==> v38: inputs <==
==> flow/design.v <==
module FA(inputA, inputB, outputY, Cin, Cout);
 input inputA;
 input inputB;
 input Cin;
 output Cout;
 output outputY;
 wire c1, c2, c3, a1;
 xor g1(a1, inputA, inputB);
 xor g2(outputY, Cin, a1);
 and g3(c1, inputA,inputB);
 and g4(c2, inputA, Cin);
 and g5(c3, inputB, Cin);
 or  g6(Cout, c1, c2, c3);
endmodule  
module FA8(inputA,inputB,outputY,Cin,Co);
 input [7:0]inputA;
 input [7:0]inputB;
 input Cin;
 output Co;
 output [7:0]outputY;
 wire [6:0]Cout;
FA i1(inputA[0], inputB[0], outputY[0], Cin, Cout[0]);
FA i2(inputA[1], inputB[1], outputY[1], Cout[0], Cout[1]);
FA i3(inputA[2], inputB[2], outputY[2], Cout[1], Cout[2]);
FA i4(inputA[3], inputB[3], outputY[3], Cout[2], Cout[3]);
FA i5(inputA[4], inputB[4], outputY[4], Cout[3], Cout[4]);
FA i6(inputA[5], inputB[5], outputY[5], Cout[4], Cout[5]);
FA i7(inputA[6], inputB[6], outputY[6], Cout[5], Cout[6]);
FA i8(inputA[7], inputB[7], outputY[7], Cout[6], Co);
endmodule
module mult8 (out, a, b);
	output [7:0] out;
	input  [7:0] a;
	input  [7:0] b;
        wire  [15:0] out1;
	assign out1 = a * b;
        assign out=out1[11:4];
endmodule
module SigmoidROM(out, add, CS, read);
output[7:0] out;
input[7:0] add;
input CS,read;
reg [7:0] out;
reg [7:0] rom;
always @(*)
begin
case(add)
8'd0: rom = 8'd255;
8'd1: rom = 8'd254;
8'd2: rom = 8'd253;
8'd3: rom = 8'd252;
8'd4: rom = 8'd251;
8'd5: rom = 8'd250;
8'd6: rom = 8'd249;
8'd7: rom = 8'd248;
8'd8: rom = 8'd247;
8'd9: rom = 8'd246;
8'd10: rom = 8'd245;
8'd11: rom = 8'd244;
8'd12: rom = 8'd243;
8'd13: rom = 8'd242;
8'd14: rom = 8'd241;
8'd15: rom = 8'd240;
8'd16: rom = 8'd239;
8'd17: rom = 8'd238;
8'd18: rom = 8'd237;
8'd19: rom = 8'd236;
8'd20: rom = 8'd235;
8'd21: rom = 8'd234;
8'd22: rom = 8'd233;
8'd23: rom = 8'd232;
8'd24: rom = 8'd231;
8'd25: rom = 8'd230;
8'd26: rom = 8'd229;
8'd27: rom = 8'd228;
8'd28: rom = 8'd227;
8'd29: rom = 8'd226;
8'd30: rom = 8'd225;
8'd31: rom = 8'd224;
8'd32: rom = 8'd223;
8'd33: rom = 8'd222;
8'd34: rom = 8'd221;
8'd35: rom = 8'd220;
8'd36: rom = 8'd219;
8'd37: rom = 8'd218;
8'd38: rom = 8'd217;
8'd39: rom = 8'd216;
8'd40: rom = 8'd215;
8'd41: rom = 8'd214;
8'd42: rom = 8'd213;
8'd43: rom = 8'd212;
8'd44: rom = 8'd211;
8'd45: rom = 8'd210;
8'd46: rom = 8'd209;
8'd47: rom = 8'd208;
8'd48: rom = 8'd207;
8'd49: rom = 8'd206;
8'd50: rom = 8'd205;
8'd51: rom = 8'd204;
8'd52: rom = 8'd203;
8'd53: rom = 8'd202;
8'd54: rom = 8'd201;
8'd55: rom = 8'd200;
8'd56: rom = 8'd199;
8'd57: rom = 8'd198;
8'd58: rom = 8'd197;
8'd59: rom = 8'd196;
8'd60: rom = 8'd195;
8'd61: rom = 8'd194;
8'd62: rom = 8'd193;
8'd63: rom = 8'd192;
8'd64: rom = 8'd191;
8'd65: rom = 8'd190;
8'd66: rom = 8'd189;
8'd67: rom = 8'd188;
8'd68: rom = 8'd187;
8'd69: rom = 8'd186;
8'd70: rom = 8'd185;
8'd71: rom = 8'd184;
8'd72: rom = 8'd183;
8'd73: rom = 8'd182;
8'd74: rom = 8'd181;
8'd75: rom = 8'd180;
8'd76: rom = 8'd179;
8'd77: rom = 8'd178;
8'd78: rom = 8'd177;
8'd79: rom = 8'd176;
8'd80: rom = 8'd175;
8'd81: rom = 8'd174;
8'd82: rom = 8'd173;
8'd83: rom = 8'd172;
8'd84: rom = 8'd171;
8'd85: rom = 8'd170;
8'd86: rom = 8'd169;
8'd87: rom = 8'd168;
8'd88: rom = 8'd167;
8'd89: rom = 8'd166;
8'd90: rom = 8'd165;
8'd91: rom = 8'd164;
8'd92: rom = 8'd163;
8'd93: rom = 8'd162;
8'd94: rom = 8'd161;
8'd95: rom = 8'd160;
8'd96: rom = 8'd159;
8'd97: rom = 8'd158;
8'd98: rom = 8'd157;
8'd99: rom = 8'd156;
8'd100: rom = 8'd155;
8'd101: rom = 8'd154;
8'd102: rom = 8'd153;
8'd103: rom = 8'd152;
8'd104: rom = 8'd151;
8'd105: rom = 8'd150;
8'd106: rom = 8'd149;
8'd107: rom = 8'd148;
8'd108: rom = 8'd147;
8'd109: rom = 8'd146;
8'd110: rom = 8'd145;
8'd111: rom = 8'd144;
8'd112: rom = 8'd143;
8'd113: rom = 8'd142;
8'd114: rom = 8'd141;
8'd115: rom = 8'd140;
8'd116: rom = 8'd139;
8'd117: rom = 8'd138;
8'd118: rom = 8'd137;
8'd119: rom = 8'd136;
8'd120: rom = 8'd135;
8'd121: rom = 8'd134;
8'd122: rom = 8'd133;
8'd123: rom = 8'd132;
8'd124: rom = 8'd131;
8'd125: rom = 8'd130;
8'd126: rom = 8'd129;
8'd127: rom = 8'd128;
8'd128: rom = 8'd127;
8'd129: rom = 8'd126;
8'd130: rom = 8'd125;
8'd131: rom = 8'd124;
8'd132: rom = 8'd123;
8'd133: rom = 8'd122;
8'd134: rom = 8'd121;
8'd135: rom = 8'd120;
8'd136: rom = 8'd119;
8'd137: rom = 8'd118;
8'd138: rom = 8'd117;
8'd139: rom = 8'd116;
8'd140: rom = 8'd115;
8'd141: rom = 8'd114;
8'd142: rom = 8'd113;
8'd143: rom = 8'd112;
8'd144: rom = 8'd111;
8'd145: rom = 8'd110;
8'd146: rom = 8'd109;
8'd147: rom = 8'd108;
8'd148: rom = 8'd107;
8'd149: rom = 8'd106;
8'd150: rom = 8'd105;
8'd151: rom = 8'd104;
8'd152: rom = 8'd103;
8'd153: rom = 8'd102;
8'd154: rom = 8'd101;
8'd155: rom = 8'd100;
8'd156: rom = 8'd99;
8'd157: rom = 8'd98;
8'd158: rom = 8'd97;
8'd159: rom = 8'd96;
8'd160: rom = 8'd95;
8'd161: rom = 8'd94;
8'd162: rom = 8'd93;
8'd163: rom = 8'd92;
8'd164: rom = 8'd91;
8'd165: rom = 8'd90;
8'd166: rom = 8'd89;
8'd167: rom = 8'd88;
8'd168: rom = 8'd87;
8'd169: rom = 8'd86;
8'd170: rom = 8'd85;
8'd171: rom = 8'd84;
8'd172: rom = 8'd83;
8'd173: rom = 8'd82;
8'd174: rom = 8'd81;
8'd175: rom = 8'd80;
8'd176: rom = 8'd79;
8'd177: rom = 8'd78;
8'd178: rom = 8'd77;
8'd179: rom = 8'd76;
8'd180: rom = 8'd75;
8'd181: rom = 8'd74;
8'd182: rom = 8'd73;
8'd183: rom = 8'd72;
8'd184: rom = 8'd71;
8'd185: rom = 8'd70;
8'd186: rom = 8'd69;
8'd187: rom = 8'd68;
8'd188: rom = 8'd67;
8'd189: rom = 8'd66;
8'd190: rom = 8'd65;
8'd191: rom = 8'd64;
8'd192: rom = 8'd63;
8'd193: rom = 8'd62;
8'd194: rom = 8'd61;
8'd195: rom = 8'd60;
8'd196: rom = 8'd59;
8'd197: rom = 8'd58;
8'd198: rom = 8'd57;
8'd199: rom = 8'd56;
8'd200: rom = 8'd55;
8'd201: rom = 8'd54;
8'd202: rom = 8'd53;
8'd203: rom = 8'd52;
8'd204: rom = 8'd51;
8'd205: rom = 8'd50;
8'd206: rom = 8'd49;
8'd207: rom = 8'd48;
8'd208: rom = 8'd47;
8'd209: rom = 8'd46;
8'd210: rom = 8'd45;
8'd211: rom = 8'd44;
8'd212: rom = 8'd43;
8'd213: rom = 8'd42;
8'd214: rom = 8'd41;
8'd215: rom = 8'd40;
8'd216: rom = 8'd39;
8'd217: rom = 8'd38;
8'd218: rom = 8'd37;
8'd219: rom = 8'd36;
8'd220: rom = 8'd35;
8'd221: rom = 8'd34;
8'd222: rom = 8'd33;
8'd223: rom = 8'd32;
8'd224: rom = 8'd31;
8'd225: rom = 8'd30;
8'd226: rom = 8'd29;
8'd227: rom = 8'd28;
8'd228: rom = 8'd27;
8'd229: rom = 8'd26;
8'd230: rom = 8'd25;
8'd231: rom = 8'd24;
8'd232: rom = 8'd23;
8'd233: rom = 8'd22;
8'd234: rom = 8'd21;
8'd235: rom = 8'd20;
8'd236: rom = 8'd19;
8'd237: rom = 8'd18;
8'd238: rom = 8'd17;
8'd239: rom = 8'd16;
8'd240: rom = 8'd15;
8'd241: rom = 8'd14;
8'd242: rom = 8'd13;
8'd243: rom = 8'd12;
8'd244: rom = 8'd11;
8'd245: rom = 8'd10;
8'd246: rom = 8'd9;
8'd247: rom = 8'd8;
8'd248: rom = 8'd7;
8'd249: rom = 8'd6;
8'd250: rom = 8'd5;
8'd251: rom = 8'd4;
8'd252: rom = 8'd3;
8'd253: rom = 8'd2;
8'd254: rom = 8'd1;
8'd255: rom = 8'd0;
default: rom = 8'd0;
endcase
end
always @(posedge CS)
begin
if(read==1)
out<=rom;
else
out<=0;
end
endmodule
module LSTM(clk, Of, En, Ci, Cip, In, Ui, Uf, Uk, Uo, Wi, Wk, Wf, Wo, Vo, Bi, Bo, Bf, Bk, PrevH, Cout, Hout);
 input clk, En, Cip; 
 input [7:0] In, Ci, Ui, Uf, Uk;
 input [7:0] Uo, Wi, Wk, Wf, Wo;
 input [7:0] Vo, Bi, Bo, Bf, Bk;
 input [7:0]           PrevH;
 output [7:0] Cout, Hout;
 output Of;
 wire [7:0] m1, m2, m3, m4;
 wire [7:0] m5, m7, m8;
 wire [7:0] m9, m10, m11, m12;
 wire [7:0] m13, m14, m15, m16;
 wire [7:0] i1, f1, k1, o1;
 wire [7:0] It, Ft, Kt, t1;
 wire [10:0] Cin;
 mult8 ins1(m1, In, Wi); 
 mult8 ins2(m2, PrevH, Ui);
 FA8   ins3(m1, m2, m3, Cip, Cin[0]);
 FA8   ins4(m3, Bi, i1,Cin[0], Cin[1]);
 SigmoidROM sg1(It, i1, clk, En);
 mult8 ins5(m4, In, Wf); 
 mult8 ins6(t1, In, Wf);
 FA8   ins7(t1, m4, m5, Cin[1], Cin[2]);
 FA8   ins8(t1, Bi, f1, Cin[2], Cin[3]);
 SigmoidROM sg2(Ft, f1, clk, En);
 mult8 ins9(m7, In, Wk); 
 mult8 ins10(m8, PrevH, Uk);
 FA8   ins11(m7, m8, m9, Cin[3], Cin[4]);
 FA8   ins12(m9, Bk, k1, Cin[4], Cin[5]);
 SigmoidROM sg3(Kt, k1, clk, En);
 FA8   ins13(It, Kt, m10,Cin[5], Cin[6]);
 FA8   ins14(Ft, Ci, m11, Cin[6], Cin[7]);
 FA8   ins15(m10, m11, Cout, Cin[7], Cin[8]);
 mult8 ins16(m12, In, Wo); 
 mult8 ins17(m13, PrevH, Uo);
 mult8 ins18(m14, Ci, Vo);
 FA8   ins19(m12, m13, m15, Cin[8], Cin[9]);
 FA8   ins21(m14, Bo, m16, Cin[9], Cin[10]);
 FA8   ins22(m16, m15, o1, Cin[10], Of);
 SigmoidROM sg4(Hout, o1, clk, En);
 endmodule
==> flow/run.sh <==
#!/bin/bash
# the make line also repeats each setting of config.mk as NAME=value (left out here)
make -C /OpenROAD-flow-scripts/flow DESIGN_CONFIG=/design/flow/config.mk WORK_HOME=/design/flow/orfs CLKGATE_MAP_FILE= finish
==> flow/config.mk <==
export PLATFORM = sky130hd
export DESIGN_NAME = LSTM
export DESIGN_NICKNAME = LSTM
export VERILOG_FILES = /design/flow/design.v
export SDC_FILE = /design/flow/constraint.sdc
export NUM_CORES = 4
export LEC_CHECK = 0
export ABC_AREA = 1
export CAP_MARGIN = 20
export CORE_MARGIN = 2
export CORE_UTILIZATION = 72
export CTS_CLUSTER_DIAMETER = 373
export CTS_CLUSTER_SIZE = 99
export PLACE_DENSITY = 0.42
export SLEW_MARGIN = 20
==> flow/constraint.sdc <==
create_clock -name core_clock -period 16.7 [get_ports {clk}]
set_input_delay 3.3400 -clock core_clock [delete_from_list [all_inputs] [get_ports {clk}]]
set_output_delay 3.3400 -clock core_clock [all_outputs]
set_load 0.01 [all_outputs]
==> v17: changes against v38 <==
- ABC_AREA: 1 -> unset
- CORE_UTILIZATION: 72 -> 71
- CTS_CLUSTER_DIAMETER: 373 -> unset
- CTS_CLUSTER_SIZE: 99 -> 33
- MAX_ROUTING_LAYER: unset -> met4
- PLACE_DENSITY: 0.42 -> unset
- TNS_END_PERCENT: unset -> 5
==> flow/constraint.sdc (replaced) <==
create_clock -name core_clock -period 36.8 [get_ports {clk}]
set_input_delay 7.3600 -clock core_clock [delete_from_list [all_inputs] [get_ports {clk}]]
set_output_delay 7.3600 -clock core_clock [all_outputs]
set_load 0.01 [all_outputs]
==> comparison table <==
metric                                                                                   v17                       v38
Result of the run                                                   finished with violations  finished with violations
Violated checks                                                                 setup timing              setup timing
Worst hold margin                                                                   1.581 ns                  1.580 ns
Share of the synthesized area in the top cell type                                    42.73%                    39.28%
Number of non-clock buffers                                                              236                       339
Tap cell count                                                                           280                       319
Cells on worst reg2reg path                                                               56                        57
Worst path required time                                                            29.44 ns                  13.36 ns
Area after detailed placement                                                    18150 sq um               20060 sq um
Die outline height                                                                  152.7 um                  158.0 um
Number of detailed-route iterations in the first pass                                      4                         6
Setup crit start                                                                       In[1]                     Wf[6]
Global-route usage over all layers                                                    34.64%                    38.08%
WHS Path Cells                                                                             7                         8
Combinational gate area                                                          13600 sq um               13520 sq um
Hold endpoint                                                                     sg4.out[0]                sg4.out[1]
Setup Fix Bufs, Post-CTS                                                                   0                        14
Met3 GRT Util                                                                         4.408%                    5.639%
Area reported by Yosys stat                                                      15690 sq um               17070 sq um
Register clock-pin slew on the reported worst setup and hold paths                   0.05 ns                   0.06 ns
XOR/XNOR share of the synthesized area                                                6.306%                    2.360%

* * *

==> run F: inputs <==
RTL: the design.v shown in full above, as it stands there.
Settings: LEC_CHECK=0, CAP_MARGIN=20, CORE_MARGIN=2, CORE_UTILIZATION=68, CTS_CLUSTER_SIZE=97, PLACE_DENSITY=0.37, SLEW_MARGIN=20; clock period 41.1 ns.
run.sh (not shown) runs the stock make flow with config.mk's settings and CLKGATE_MAP_FILE=.
==> inputs of run X, as changes to run F <==
CORE_UTILIZATION = 40   (was 68)
CTS_CLUSTER_SIZE = unset   (was 97)
PLACE_DENSITY = unset   (was 0.37)
SETUP_SLACK_MARGIN = 2.05   (was unset)
==> flow/constraint.sdc (replaced) <==
create_clock -name core_clock -period 44.2 [get_ports {clk}]
set_input_delay 8.8400 -clock core_clock [delete_from_list [all_inputs] [get_ports {clk}]]
set_output_delay 8.8400 -clock core_clock [all_outputs]
set_load 0.01 [all_outputs]
==> notes <==
Sequential share of layout area is about the same in run F and run X. In run F the first-iteration DRC count is higher than in run X, by about 90%. In clock skew, run X and run F hardly differ. In synthesized cell count, run F and run X do not differ. Between run F and run X, the lower register-to-register slack is in run F (gap 3.5 ns). Synthesized area is the same in run F and run X. Run X ran to the end with no violations. Run F reached the layout checks and failed them: negative setup slack. Of run X and run F, run F has the higher global-route usage (gap 13 points).
==> figures <==
item                                                                       run X                     run F
Net count reported at finish                                                2500                      2525
Well-tap cell count                                                          518                       285
Wire length of the first global-routing pass                            62300 um                  61100 um
Chip height                                                               202 um                    156 um
Met3 Track Usage GR                                                        1.16%                     2.83%
Wire length on met1                                                     16400 um                  14700 um
Logic cell area                                                      13600 sq um               13600 sq um
Total of endpoints with negative setup slack in the final report               0                         1
Levels on crit path                                                           98                        97
Cell total after placement                                                  2384                      2176
Area share of buffers outside the clock network                            8.43%                     9.45%
Clock buffers and inverters, area share                                   0.950%                    0.934%
Placed Instance Area                                                 17900 sq um               17700 sq um
Status                                                            finished clean  finished with violations
Layout check failures                                                          -      negative setup slack
